## build 71
==> flow/design.v <==
`timescale 1ns/10ps
module mm_gcd (
    clock,
    reset,
    a,
    b,
    c,
    start,
    finished
);
input clock;
input reset;
input [31:0] a;
input [31:0] b;
output [31:0] c;
reg [31:0] c;
input start;
output finished;
reg finished;
reg [31:0] y;
reg [31:0] x;
always @(posedge clock) begin: MM_GCD_RTL
    if (reset == 0) begin
        y <= 0;
        x <= 0;
        finished <= 1;
        c <= 0;
    end
    else begin
        if (start) begin
            finished <= 1'b0;
            x <= a;
            y <= b;
        end
        else begin
            if ((y == 0)) begin
                finished <= 1'b1;
                c <= x;
            end
            else if ((x > y)) begin
                x <= (x - y);
            end
            else begin
                y <= (y - x);
            end
        end
    end
end
endmodule
Settings: LEC_CHECK=0, CAP_MARGIN=20, CORE_MARGIN=2, CORE_UTILIZATION=66, CTS_CLUSTER_DIAMETER=59, SETUP_SLACK_MARGIN=-0.2, SLEW_MARGIN=20; clock period 2.68 ns.
run.sh (not shown) runs the stock make flow with config.mk's settings and CLKGATE_MAP_FILE=.
Build 71 ran in full, but the layout does not pass; the checks complain about setup timing.
### build 71 -> build 6
Settings: setting ABC_AREA to 1 for the first time; changing CORE_UTILIZATION from 66 to 56; removing SETUP_SLACK_MARGIN (formerly -0.2); removing CTS_CLUSTER_DIAMETER (formerly 59); changing the clock period (ns, I/O delays scaled along) from 2.68 to 5.0.
## What came out
[build 71] flow finished | final checks: failed | reasons: setup timing
The flow did not stop early for build 6: all stages ran, and the layout cleared the timing, design-rule and antenna checks.
The clock slew seen by the registers of the worst setup and hold paths on build 71 is in line with that on build 6.
Build 6 reports its cell with the largest stage delay on the worst path as sky130_fd_sc_hd__nand2_4 while build 71 reports sky130_fd_sc_hd__dfxtp_1.
Source-to-sink clock delay at the later pin of the worst-skew pair delta (build 71 -> build 6): insignificant
The highest clock rate number comes out higher for build 71 vs build 6.
Comparing build 71 against build 6, there is no change at all in total count of max-transition violations in the final report.
Input changes introduced in build 39 (baseline for comparison: build 6):
Settings: CORE_UTILIZATION now 69, was 56; ABC_AREA no longer set, was 1; CTS_CLUSTER_SIZE now 100, previously not set; CTS_CLUSTER_DIAMETER now 195, previously not set.
--- outcome ---
From build 6 to build 39 the numbers moved as follows: register-to-register slack now smaller, flip-flop and latch count after synthesis comparable, share of synthesized cell area in and-or and or-and compound cells now larger, setup slack now smaller, wire length now smaller.
In the metrics for build 39 and build 6, the one carrying the lower maximum fanout encountered on the critical timing path is build 39.
Side by side, clock-buffer cell count turned out lower in build 39 than in build 6.
Non-clock buffer count came out higher on build 39 than on build 6.
Taking build 6 as the reference point, the combinational gate count of build 39 falls by 351.
Modified inputs, build 90 compared to build 39
Settings: CAP_MARGIN now 35, was 20; HOLD_SLACK_MARGIN now -0.09, previously not set; TNS_END_PERCENT now 5, previously not set; PLACE_DENSITY now 0.39, previously not set; CORE_MARGIN now 8, was 2; MAX_ROUTING_LAYER now met4, previously not set; CTS_CLUSTER_SIZE now 98, was 100; CORE_UTILIZATION now 40, was 69; CTS_CLUSTER_DIAMETER now 296, was 195; CORE_ASPECT_RATIO now 0.5, previously not set.
Findings:
- Relative to build 39, the routed wire length measured on build 90 has increased by more than 10%.
- The run showing the greater initial cell density of the core is build 39.
- Diff build 39 -> build 90 | die extent in y | increase of 4.5 microns
- Build 90 ended up with y[18] as its launch point of the critical path; build 39 ended up with y[19].
- Of build 90 and build 39, the run reporting the higher cell area after placement was build 90.
- Looking only at via count of the first global-routing pass, and setting everything else aside, the higher value of build 90 and build 39 goes to build 39.
- On non-clock buffer count: between build 90 and build 39, it ends up lower for build 39.
Here is what was changed in the inputs of build 66 compared with build 90.
Settings: HOLD_SLACK_MARGIN removed (was -0.09); MAX_ROUTING_LAYER removed (was met4); CORE_ASPECT_RATIO removed (was 0.5); CORE_MARGIN changed from 8 to 2; TNS_END_PERCENT removed (was 5); CTS_CLUSTER_SIZE removed (was 98); PLACE_DENSITY removed (was 0.39); CAP_MARGIN changed from 35 to 20; CTS_CLUSTER_DIAMETER removed (was 296).
- Changes observed in build 66 relative to build 90: critical path depth went down 1, met3 demand-to-capacity share in global routing went down 2.1 points, non-clock buffer count went down 6.
- Number of antenna violations at the first check in global routing: build 66 vs build 90 identical
- In the metrics for build 66 and build 90, the one carrying the higher overall global routing resource usage is build 66.
- Across both runs, first-pass GRT wire length was lower for build 66 than for build 90.
- Where final worst clock skew is concerned, build 90 is outperformed by build 66.
- NOTE routed wire length build 90->build 66 decreased by a little under 10%

// mm_gcd: RTL as listed in full above, without the edits since
Settings: LEC_CHECK=0, ABC_AREA=1, CAP_MARGIN=20, CORE_MARGIN=2, CORE_UTILIZATION=72, CTS_CLUSTER_DIAMETER=109, PLACE_DENSITY_LB_ADDON=0.0, SETUP_SLACK_MARGIN=0.24, SLEW_MARGIN=20; clock period 1.03 ns.
The baseline did not get past 3_5_place_dp.
Change:
ABC_AREA = not set   (was 1)
CORE_UTILIZATION = 58   (was 72)
CTS_CLUSTER_DIAMETER = not set   (was 109)
PLACE_DENSITY_LB_ADDON = not set   (was 0.0)
SETUP_SLACK_MARGIN = 1.03   (was 0.24)
clock period = 3.6 ns   (was 1.03 ns; I/O delays follow)
Result:
- This time the run finished clean
- die area goes up by 9.3%
- synthesized area fell by 12%
- synthesized cell count is lower by 34%
Change:
CORE_UTILIZATION = 66   (was 58)
CTS_CLUSTER_DIAMETER = 30   (was not set)
SETUP_SLACK_MARGIN = 0.55   (was 1.03)
clock period = 3.2 ns   (was 3.6 ns; I/O delays follow)
=> The changed run never finished: it broke off in 5_1_grt on GRT-0232. Die size is lower by 12%. Synthesized area is unchanged. Synthesized cell count stays the same.
Change:
CORE_UTILIZATION = 40   (was 66)
CTS_CLUSTER_DIAMETER = not set   (was 30)
SETUP_SLACK_MARGIN = not set   (was 0.55)
clock period = 3.8 ns   (was 3.2 ns; I/O delays follow)
With this change the flow finished clean; synthesized cell count does not change; area after synthesis is unchanged; die size grows by 62%.

Starts from the design.v that is shown in full above.
clock: 3.78 ns
lec_check: 0
cap_margin: 20
core_margin: 2
core_utilization: 72
cts_cluster_diameter: 30
setup_slack_margin: 0.66
slew_margin: 20
The first run produced a clean layout.
==> next run, changes <==
--- a/flow/config.mk
+++ b/flow/config.mk
@@ -7,2 +7,3 @@
 export LEC_CHECK = 0
+export ABC_AREA = 1
 export CAP_MARGIN = 20
@@ -10,4 +11,5 @@
 export CORE_UTILIZATION = 72
-export CTS_CLUSTER_DIAMETER = 30
-export SETUP_SLACK_MARGIN = 0.66
+export CTS_CLUSTER_SIZE = 99
+export PLACE_DENSITY = 0.38
 export SLEW_MARGIN = 20
+export TNS_END_PERCENT = 10
==> flow/constraint.sdc (replaced) <==
create_clock -name core_clock -period 2.49 [get_ports {clock}]
set_input_delay 0.4980 -clock core_clock [delete_from_list [all_inputs] [get_ports {clock}]]
set_output_delay 0.4980 -clock core_clock [all_outputs]
set_load 0.01 [all_outputs]
Outcome: With this change the flow completed and failed the layout checks on negative setup slack; cell count came out higher by about 44%; worst hold slack improved by 26 ps; design area came out higher by about 14%; routed wire length came out higher by about 20%; non-clock buffer count came out higher by 7; global-route usage came out lower by 1.2 points; die area came out higher by about 13%.

RTL: the design.v shown in full above, as it stands there.
==> flow/config.mk <==
export PLATFORM = sky130hd
export DESIGN_NAME = mm_gcd
export DESIGN_NICKNAME = mm_gcd
export VERILOG_FILES = /design/flow/design.v
export SDC_FILE = /design/flow/constraint.sdc
export NUM_CORES = 4
export LEC_CHECK = 0
export ABC_AREA = 1
export CAP_MARGIN = 20
export CELL_PAD_IN_SITES_DETAIL_PLACEMENT = 2
export CELL_PAD_IN_SITES_GLOBAL_PLACEMENT = 1
export CORE_MARGIN = 2
export CORE_UTILIZATION = 56
export CTS_CLUSTER_DIAMETER = 376
export CTS_CLUSTER_SIZE = 71
export GPL_TIMING_DRIVEN = 0
export HOLD_SLACK_MARGIN = 0.12
export MIN_ROUTING_LAYER = met2
export PLACE_DENSITY_LB_ADDON = 0.18
export SLEW_MARGIN = 20
==> flow/constraint.sdc <==
create_clock -name core_clock -period 5.0 [get_ports {clock}]
set_input_delay 1.0000 -clock core_clock [delete_from_list [all_inputs] [get_ports {clock}]]
set_output_delay 1.0000 -clock core_clock [all_outputs]
set_load 0.01 [all_outputs]
The baseline died in 3_3_place_gp with FLW-0024.
Edit:
Settings changed: ABC_AREA 1 to not set, CELL_PAD_IN_SITES_DETAIL_PLACEMENT 2 to not set, CELL_PAD_IN_SITES_GLOBAL_PLACEMENT 1 to not set, CORE_MARGIN 2 to 8, CORE_UTILIZATION 56 to 40, CTS_CLUSTER_DIAMETER 376 to 296, CTS_CLUSTER_SIZE 71 to 98, GPL_TIMING_DRIVEN 0 to not set, HOLD_SLACK_MARGIN 0.12 to -0.09, MAX_ROUTING_LAYER set to met4, MIN_ROUTING_LAYER met2 to not set, PLACE_DENSITY set to 0.39, PLACE_DENSITY_LB_ADDON 0.18 to not set, TNS_END_PERCENT set to 35.
Effect: With this change the flow ran to the end with no violations; synthesized cell count falls by about 34%; die size rises by 45%; synthesized area falls by about 12%.
Edit:
Settings changed: CAP_MARGIN 20 to 35, CORE_UTILIZATION 40 to 68, PLACE_DENSITY 0.39 to 0.36.
=> Design area decreases by about 2.4%; clock skew hardly moves; setup slack gains 150 ps; routed wire length decreases by 10%; synthesized area is unchanged; worst hold slack is about the same; via count increases by 6.3%.
Edit:
Settings changed: CAP_MARGIN 35 to 20, CORE_ASPECT_RATIO set to 0.5, CORE_MARGIN 8 to 2, CORE_UTILIZATION 68 to 40, CTS_CLUSTER_DIAMETER 296 to not set, CTS_CLUSTER_SIZE 98 to not set, HOLD_SLACK_MARGIN -0.09 to not set, MAX_ROUTING_LAYER met4 to not set, PLACE_DENSITY 0.36 to not set, SETUP_SLACK_MARGIN set to 0.93, TNS_END_PERCENT 35 to 15.
Result: The new run finished clean; routed wire length increases by a few percent; cell area increases by a few percent; setup slack gets worse by 410 ps.
Edit:
Settings changed: CORE_ASPECT_RATIO 0.5 to not set, CORE_MARGIN 2 to 8, CORE_UTILIZATION 40 to 68, CTS_CLUSTER_DIAMETER set to 296, CTS_CLUSTER_SIZE set to 98, HOLD_SLACK_MARGIN set to -0.09, MAX_ROUTING_LAYER set to met4, PLACE_DENSITY set to 0.39, SETUP_SLACK_MARGIN 0.93 to not set, TNS_END_PERCENT 15 to 35.
Effect:
- The changed run produced a clean layout
- clock skew fell by 3.2 ps
- first-iteration DRC count rises by 70%
- worst hold slack is better by 5.1 ps
Edit:
Settings changed: CAP_MARGIN 20 to 40, CORE_ASPECT_RATIO set to 0.5, CORE_MARGIN 8 to 2, CORE_UTILIZATION 68 to 40, CTS_CLUSTER_DIAMETER 296 to not set, CTS_CLUSTER_SIZE 98 to not set, HOLD_SLACK_MARGIN -0.09 to not set, MAX_ROUTING_LAYER met4 to not set, PLACE_DENSITY 0.39 to not set, TNS_END_PERCENT 35 to 10.
Result: Maximum frequency shrinks by 5.1%. Routed wire length goes up by 4.4%. Synthesized area stays the same.

alpha:
// mm_gcd: RTL as listed in full above, without the edits since
export LEC_CHECK = 0
export ABC_AREA = 1
export CAP_MARGIN = 20
export CELL_PAD_IN_SITES_GLOBAL_PLACEMENT = 1
export CORE_ASPECT_RATIO = 0.79
export CORE_MARGIN = 3
export CORE_UTILIZATION = 26
export CTS_CLUSTER_SIZE = 30
export GPL_TIMING_DRIVEN = 0
export MAX_ROUTING_LAYER = met4
export MIN_ROUTING_LAYER = met1
export PLACE_DENSITY = 0.61
export SETUP_SLACK_MARGIN = -0.06
export SLEW_MARGIN = 15
export TNS_END_PERCENT = 65
create_clock -name core_clock -period 2.35 [get_ports {clock}]
STATUS run=alpha STAGES=ALL_DONE FINAL_CHECKS=FAILED CAUSE=negative setup slack
Modified inputs, beta compared to alpha
Settings: removing ABC_AREA (formerly 1); changing CORE_MARGIN from 3 to 2; changing SLEW_MARGIN from 15 to 20; removing CTS_CLUSTER_SIZE (formerly 30); removing PLACE_DENSITY (formerly 0.61); removing MIN_ROUTING_LAYER (formerly met1); removing SETUP_SLACK_MARGIN (formerly -0.06); removing TNS_END_PERCENT (formerly 65); removing CELL_PAD_IN_SITES_GLOBAL_PLACEMENT (formerly 1); removing MAX_ROUTING_LAYER (formerly met4); removing GPL_TIMING_DRIVEN (formerly 0); changing CORE_UTILIZATION from 26 to 65; removing CORE_ASPECT_RATIO (formerly 0.79); changing the clock period (ns, I/O delays scaled along) from 2.35 to 3.78.
Results
beta: all stages complete, timing, DRC and antenna checks passed. A capture point of the critical path of x[21] is what alpha shows, while y[4] belongs to beta. | synthesized instance count | lower: beta |. beta vs alpha — number of cells after detailed placement dropped 826.
The inputs of gamma differ from those of beta as listed below.
Settings: changing CORE_UTILIZATION from 65 to 68; setting CTS_CLUSTER_DIAMETER to 59 for the first time; changing the clock period (ns, I/O delays scaled along) from 3.78 to 3.04.
### Flow results
As far as post-synthesis cell type count goes, beta and gamma are indistinguishable; the numbers are identical. Placed cell count, beta and gamma: smaller value in beta. Compared with beta, gamma shows a higher cell area after placement. gamma against beta; die boundary width is down by a few percent. Going from beta to gamma, number of placement rows shrinks by 1. Post-CTS repair timing setup buffer count: higher on gamma. Deepest clock path buffer count: beta vs gamma identical. gamma did not finish; a tool error ended it in 5_1_grt. Between beta and gamma, worst slack after detailed placement is lower for gamma, beta comes in above that. Core footprint down about 4.6% in gamma wrt beta. gamma reports a higher number of gates resized after cts than beta does.
[inputs] delta vs gamma
Settings: CTS_CLUSTER_DIAMETER: 59 -> unset; SETUP_SLACK_MARGIN: unset -> -0.24; CORE_UTILIZATION: 68 -> 70; the clock period (ns, I/O delays scaled along): 3.04 -> 3.42.
==> results <==
- delta: all stages complete, timing, DRC and antenna checks passed
- delta vs gamma, pre-placement core utilization went up by 0.93 points.
- Going from gamma to delta, area of the chip now smaller; synthesized chip area reported by yosys saw little to no change.
- Compared with gamma, in delta worst slack at placement now larger; sum of net half-perimeters after detailed placement lost about 9%.
For epsilon, these inputs were changed with respect to delta:
Settings: swapping 70 for 72 in CORE_UTILIZATION; clearing SETUP_SLACK_MARGIN, which used to be -0.24; putting ABC_AREA at 1 where nothing was set; putting PLACE_DENSITY_LB_ADDON at 0.0 where nothing was set; swapping 3.42 for 1.03 in the clock period (ns, I/O delays scaled along).
Results
- The die of epsilon is larger than the one used in delta.
- Number of cell rows: epsilon vs delta up 1
- epsilon never completed, since it errored out during 3_5_place_dp.
- delta finished every stage and its layout cleared the timing, design-rule and antenna checks.
- epsilon vs delta, combinational family with the most area after synthesis: simple AND/OR/NAND/NOR gates vs AND-OR/OR-AND gates
- Die boundary width ended up 4.7% higher on epsilon than on delta.

Setup of main:
// mm_gcd: RTL as listed in full above, without the edits since
export LEC_CHECK = 0
export CAP_MARGIN = 20
export CORE_ASPECT_RATIO = 0.94
export CORE_MARGIN = 3
export CORE_UTILIZATION = 65
export CTS_CLUSTER_SIZE = 53
export GPL_TIMING_DRIVEN = 1
export MAX_ROUTING_LAYER = met4
export MIN_ROUTING_LAYER = met1
export PLACE_DENSITY = 0.61
export SLEW_MARGIN = 20
create_clock -name core_clock -period 3.06 [get_ports {clock}]
Status main: flow complete, layout not clean - setup timing
Here is what was changed in the inputs of the feature branch compared with main.
Settings: removing CORE_ASPECT_RATIO (formerly 0.94); changing CORE_UTILIZATION from 65 to 40; changing CORE_MARGIN from 3 to 2; removing MIN_ROUTING_LAYER (formerly met1); removing MAX_ROUTING_LAYER (formerly met4); removing GPL_TIMING_DRIVEN (formerly 1); setting GPL_ROUTABILITY_DRIVEN to 0 for the first time; removing CTS_CLUSTER_SIZE (formerly 53); removing PLACE_DENSITY (formerly 0.61); changing the clock period (ns, I/O delays scaled along) from 3.06 to 6.59.
Notes after the runs:
The feature branch reached the end of the flow, and the finished layout is clean on the timing, design-rule and antenna checks.
The feature branch vs. main: detailed placement HPWL went down, core region area increased by 67% relative to the old numbers.
The run showing the greater delay of the slowest critical-path stage is the feature branch.
Slowest cell on the critical path = sky130_fd_sc_hd__o31ai_1: the feature branch; slowest cell on the critical path = sky130_fd_sc_hd__ha_1: main
The feature branch vs main: worst path buffer plus inverter count down
Sort main and the feature branch by number of tapcells, ascending, and main comes first.
The area fraction in compound gates after synthesis was comparable across main and the feature branch.
